==> flow/design.v (excerpt) <==
module lc4_core
   (input  wire        clk,
    input  wire        rst,
    output wire [15:0] o_cur_pc,
    input  wire [15:0] i_cur_insn,
    output wire [15:0] o_dmem_addr,
    input  wire [15:0] i_cur_dmem_data,
    output wire        o_dmem_we,
    output wire [15:0] o_dmem_towrite,
    output wire [1:0]  test_stall,
    output wire [15:0] test_cur_pc,
    output wire [15:0] test_cur_insn,
    output wire        test_regfile_we,
    output wire [2:0]  test_regfile_wsel,
    output wire [15:0] test_regfile_data,
    output wire        test_nzp_we,
    output wire [2:0]  test_nzp_new_bits,
    output wire        test_dmem_we,
    output wire [15:0] test_dmem_addr,
    output wire [15:0] test_dmem_data
    );
   wire [7:0] led_unused;
   lc4_processor proc (.clk(clk), .rst(rst), .gwe(1'b1),
                       .o_cur_pc(o_cur_pc), .i_cur_insn(i_cur_insn),
                       .o_dmem_addr(o_dmem_addr), .i_cur_dmem_data(i_cur_dmem_data),
                       .o_dmem_we(o_dmem_we), .o_dmem_towrite(o_dmem_towrite),
                       .test_stall(test_stall), .test_cur_pc(test_cur_pc),
                       .test_cur_insn(test_cur_insn), .test_regfile_we(test_regfile_we),
                       .test_regfile_wsel(test_regfile_wsel), .test_regfile_data(test_regfile_data),
                       .test_nzp_we(test_nzp_we), .test_nzp_new_bits(test_nzp_new_bits),
                       .test_dmem_we(test_dmem_we), .test_dmem_addr(test_dmem_addr),
                       .test_dmem_data(test_dmem_data),
                       .switch_data(8'd0), .led_data(led_unused));
endmodule
==> flow/config.mk <==
export PLATFORM = sky130hd
export DESIGN_NAME = lc4_core
export DESIGN_NICKNAME = lc4_core
export VERILOG_FILES = /design/flow/design.v
export SDC_FILE = /design/flow/constraint.sdc
export NUM_CORES = 4
export LEC_CHECK = 0
export ABC_AREA = 1
export CAP_MARGIN = 20
export CORE_MARGIN = 2
export CORE_UTILIZATION = 72
export CTS_CLUSTER_DIAMETER = 375
export CTS_CLUSTER_SIZE = 97
export PLACE_DENSITY = 0.37
export SLEW_MARGIN = 20
==> flow/constraint.sdc <==
create_clock -name core_clock -period 21.6 [get_ports {clk}]
set_input_delay 4.3200 -clock core_clock [delete_from_list [all_inputs] [get_ports {clk}]]
set_output_delay 4.3200 -clock core_clock [all_outputs]
set_load 0.01 [all_outputs]
run.sh (not shown) runs the stock make flow with config.mk's settings and CLKGATE_MAP_FILE=.
The first run aborted during global routing (5_1_grt) (GRT-0116).
Rerun with:
ABC_AREA = default   (was 1)
CORE_UTILIZATION = 40   (was 72)
CTS_CLUSTER_DIAMETER = default   (was 375)
CTS_CLUSTER_SIZE = default   (was 97)
PLACE_DENSITY = default   (was 0.37)
clock period = 40.0 ns   (was 21.6 ns; I/O delays follow)
Effect: Now the flow finished with timing, DRC and antenna clean. Synthesized area grows by 8.0%. Synthesized cell count goes down by 2.2%. Die area climbs by 93%.
Rerun with:
CORE_UTILIZATION = 66   (was 40)
MAX_ROUTING_LAYER = met4   (was default)
TNS_END_PERCENT = 5   (was default)
clock period = 26.9 ns   (was 40.0 ns; I/O delays follow)
After rerunning:
- Now the flow never finished: it broke off in global routing (5_1_grt)
- die size shrinks by 39%
- synthesized area stays the same
- synthesized cell count does not change
Rerun with:
CORE_UTILIZATION = 58   (was 66)
MAX_ROUTING_LAYER = default   (was met4)
TNS_END_PERCENT = default   (was 5)
clock period = 21.7 ns   (was 26.9 ns; I/O delays follow)
What happened: The new run aborted during global routing (5_1_grt); synthesized cell count is unchanged; synthesized area stays the same; die area came out higher by 14%.

========
Setup of trial 48:
Starting RTL as in the previous note.
==> flow/config.mk <==
export PLATFORM = sky130hd
export DESIGN_NAME = lc4_core
export DESIGN_NICKNAME = lc4_core
export VERILOG_FILES = /design/flow/design.v
export SDC_FILE = /design/flow/constraint.sdc
export NUM_CORES = 4
export LEC_CHECK = 0
export CAP_MARGIN = 20
export CORE_MARGIN = 2
export CORE_UTILIZATION = 72
export CTS_CLUSTER_DIAMETER = 172
export CTS_CLUSTER_SIZE = 24
export GPL_ROUTABILITY_DRIVEN = 1
export GPL_TIMING_DRIVEN = 1
export HOLD_SLACK_MARGIN = -0.1
export MAX_ROUTING_LAYER = met4
export PLACE_DENSITY_LB_ADDON = 0.24
export SETUP_SLACK_MARGIN = 5.0
export SLEW_MARGIN = 40
==> flow/constraint.sdc <==
create_clock -name core_clock -period 35.8 [get_ports {clk}]
set_input_delay 7.1600 -clock core_clock [delete_from_list [all_inputs] [get_ports {clk}]]
set_output_delay 7.1600 -clock core_clock [all_outputs]
set_load 0.01 [all_outputs]
No final results exist for trial 48, since it was stopped by error GRT-0116 during global routing (5_1_grt).
## Diff of input files: build 38 against trial 48
# trial 48
export LEC_CHECK = 0
export CAP_MARGIN = 20
export CORE_MARGIN = 2
export CORE_UTILIZATION = 72
export CTS_CLUSTER_DIAMETER = 172
export CTS_CLUSTER_SIZE = 24
export GPL_ROUTABILITY_DRIVEN = 1
export GPL_TIMING_DRIVEN = 1
export HOLD_SLACK_MARGIN = -0.1
export MAX_ROUTING_LAYER = met4
export PLACE_DENSITY_LB_ADDON = 0.24
export SETUP_SLACK_MARGIN = 5.0
export SLEW_MARGIN = 40
create_clock -name core_clock -period 35.8 [get_ports {clk}]
# build 38
export LEC_CHECK = 0
export ABC_AREA = 1
export CAP_MARGIN = 20
export CORE_MARGIN = 2
export CORE_UTILIZATION = 57
export CTS_CLUSTER_SIZE = 98
export GPL_ROUTABILITY_DRIVEN = 1
export GPL_TIMING_DRIVEN = 1
export MAX_ROUTING_LAYER = met4
export PLACE_DENSITY = 0.47
export SETUP_SLACK_MARGIN = 5.0
export SLEW_MARGIN = 20
export TNS_END_PERCENT = 5
create_clock -name core_clock -period 21.7 [get_ports {clk}]
Results
- In build 38 the implementation ran to completion but is not tape-out ready, as the final checks report negative setup slack.
- The number of standard cells reported by yosys in build 38 was higher than what trial 48 gave.
- Relative to trial 48, the HPWL after detailed placement of build 38 is lower by 0.86%.
- Count of placed standard cells including taps for build 38: 16% up relative to trial 48
- Looking at area share of xor/xnor cells in the synthesized design, build 38 sits 0.97 points below trial 48.
- Floorplan core density (lower): build 38
- Diff trial 48 -> build 38: area inside the core boundary now larger; synthesized cell count now larger; post-synthesis share of cell area spent on and-or and or-and gates now smaller; area of the die now larger.

========
lc4_core again, from the RTL that the note above started with.
## lc4_core
module lc4_core
   (input  wire        clk,
    input  wire        rst,
    output wire [15:0] o_cur_pc,
    input  wire [15:0] i_cur_insn,
    output wire [15:0] o_dmem_addr,
    input  wire [15:0] i_cur_dmem_data,
    output wire        o_dmem_we,
    output wire [15:0] o_dmem_towrite,
    output wire [1:0]  test_stall,
    output wire [15:0] test_cur_pc,
    output wire [15:0] test_cur_insn,
    output wire        test_regfile_we,
    output wire [2:0]  test_regfile_wsel,
    output wire [15:0] test_regfile_data,
    output wire        test_nzp_we,
    output wire [2:0]  test_nzp_new_bits,
    output wire        test_dmem_we,
    output wire [15:0] test_dmem_addr,
    output wire [15:0] test_dmem_data
    );
Settings: LEC_CHECK=0, ABC_AREA=1, CAP_MARGIN=20, CELL_PAD_IN_SITES_DETAIL_PLACEMENT=1, CELL_PAD_IN_SITES_GLOBAL_PLACEMENT=3, CORE_MARGIN=8, CORE_UTILIZATION=72, CTS_CLUSTER_DIAMETER=57, GPL_ROUTABILITY_DRIVEN=0, GPL_TIMING_DRIVEN=0, HOLD_SLACK_MARGIN=0.06, MIN_ROUTING_LAYER=met2, SETUP_SLACK_MARGIN=5.0, SLEW_MARGIN=20, TNS_END_PERCENT=90; clock period 57.2 ns.
The starting point did not get past global placement without I/O (3_1_place_gp_skip_io) (GPL-0301).
Change:
--- a/flow/config.mk
+++ b/flow/config.mk
@@ -12,8 +12,10 @@
 export CORE_MARGIN = 8
-export CORE_UTILIZATION = 72
-export CTS_CLUSTER_DIAMETER = 57
+export CORE_UTILIZATION = 45
+export CTS_CLUSTER_DIAMETER = 195
 export GPL_ROUTABILITY_DRIVEN = 0
 export GPL_TIMING_DRIVEN = 0
-export HOLD_SLACK_MARGIN = 0.06
+export HOLD_SLACK_MARGIN = 0.14
+export MAX_ROUTING_LAYER = met4
 export MIN_ROUTING_LAYER = met2
+export PLACE_DENSITY = 0.38
 export SETUP_SLACK_MARGIN = 5.0
What happened: The new run aborted during global placement without I/O (3_1_place_gp_skip_io); synthesized cell count does not change; die area rose by well over a third; synthesized area is unchanged.
Change:
==> flow/config.mk (replaced) <==
export PLATFORM = sky130hd
export DESIGN_NAME = lc4_core
export DESIGN_NICKNAME = lc4_core
export VERILOG_FILES = /design/flow/design.v
export SDC_FILE = /design/flow/constraint.sdc
export NUM_CORES = 4
export LEC_CHECK = 0
export CAP_MARGIN = 20
export CORE_MARGIN = 2
export CORE_UTILIZATION = 58
export SETUP_SLACK_MARGIN = 5.0
export SLEW_MARGIN = 20
==> flow/constraint.sdc (replaced) <==
create_clock -name core_clock -period 31.8 [get_ports {clk}]
set_input_delay 6.3600 -clock core_clock [delete_from_list [all_inputs] [get_ports {clk}]]
set_output_delay 6.3600 -clock core_clock [all_outputs]
set_load 0.01 [all_outputs]
After rerunning: This time the run finished but fails on negative setup slack; synthesized area is higher by a little under a tenth; die size is lower by about a fifth; synthesized cell count is lower by a few percent.
Change:
--- a/flow/config.mk
+++ b/flow/config.mk
@@ -7,2 +7,3 @@
 export LEC_CHECK = 0
+export ABC_AREA = 1
 export CAP_MARGIN = 20
@@ -10,3 +11,5 @@
 export CORE_UTILIZATION = 58
+export CTS_CLUSTER_DIAMETER = 262
 export SETUP_SLACK_MARGIN = 5.0
 export SLEW_MARGIN = 20
+export TNS_END_PERCENT = 5
==> flow/constraint.sdc (replaced) <==
create_clock -name core_clock -period 25.6 [get_ports {clk}]
set_input_delay 5.1200 -clock core_clock [delete_from_list [all_inputs] [get_ports {clk}]]
set_output_delay 5.1200 -clock core_clock [all_outputs]
set_load 0.01 [all_outputs]
=>
- The new run reached the layout checks and failed them: negative setup slack
- fmax went up by 8.7%
- sequential share of layout area went up by 2.3 points
- setup slack gets worse by 3500 ps
- die area went down by 7.3%
- hold slack gets better by 15 ps
- global-route usage went down by 8.4 points
- final cell count went down by 2.8%
- core utilization went down by 4.3 points
- area after synthesis went down by 7.4%
- clock-buffer cell count went down by 4
- first-iteration DRC count went down by 41%
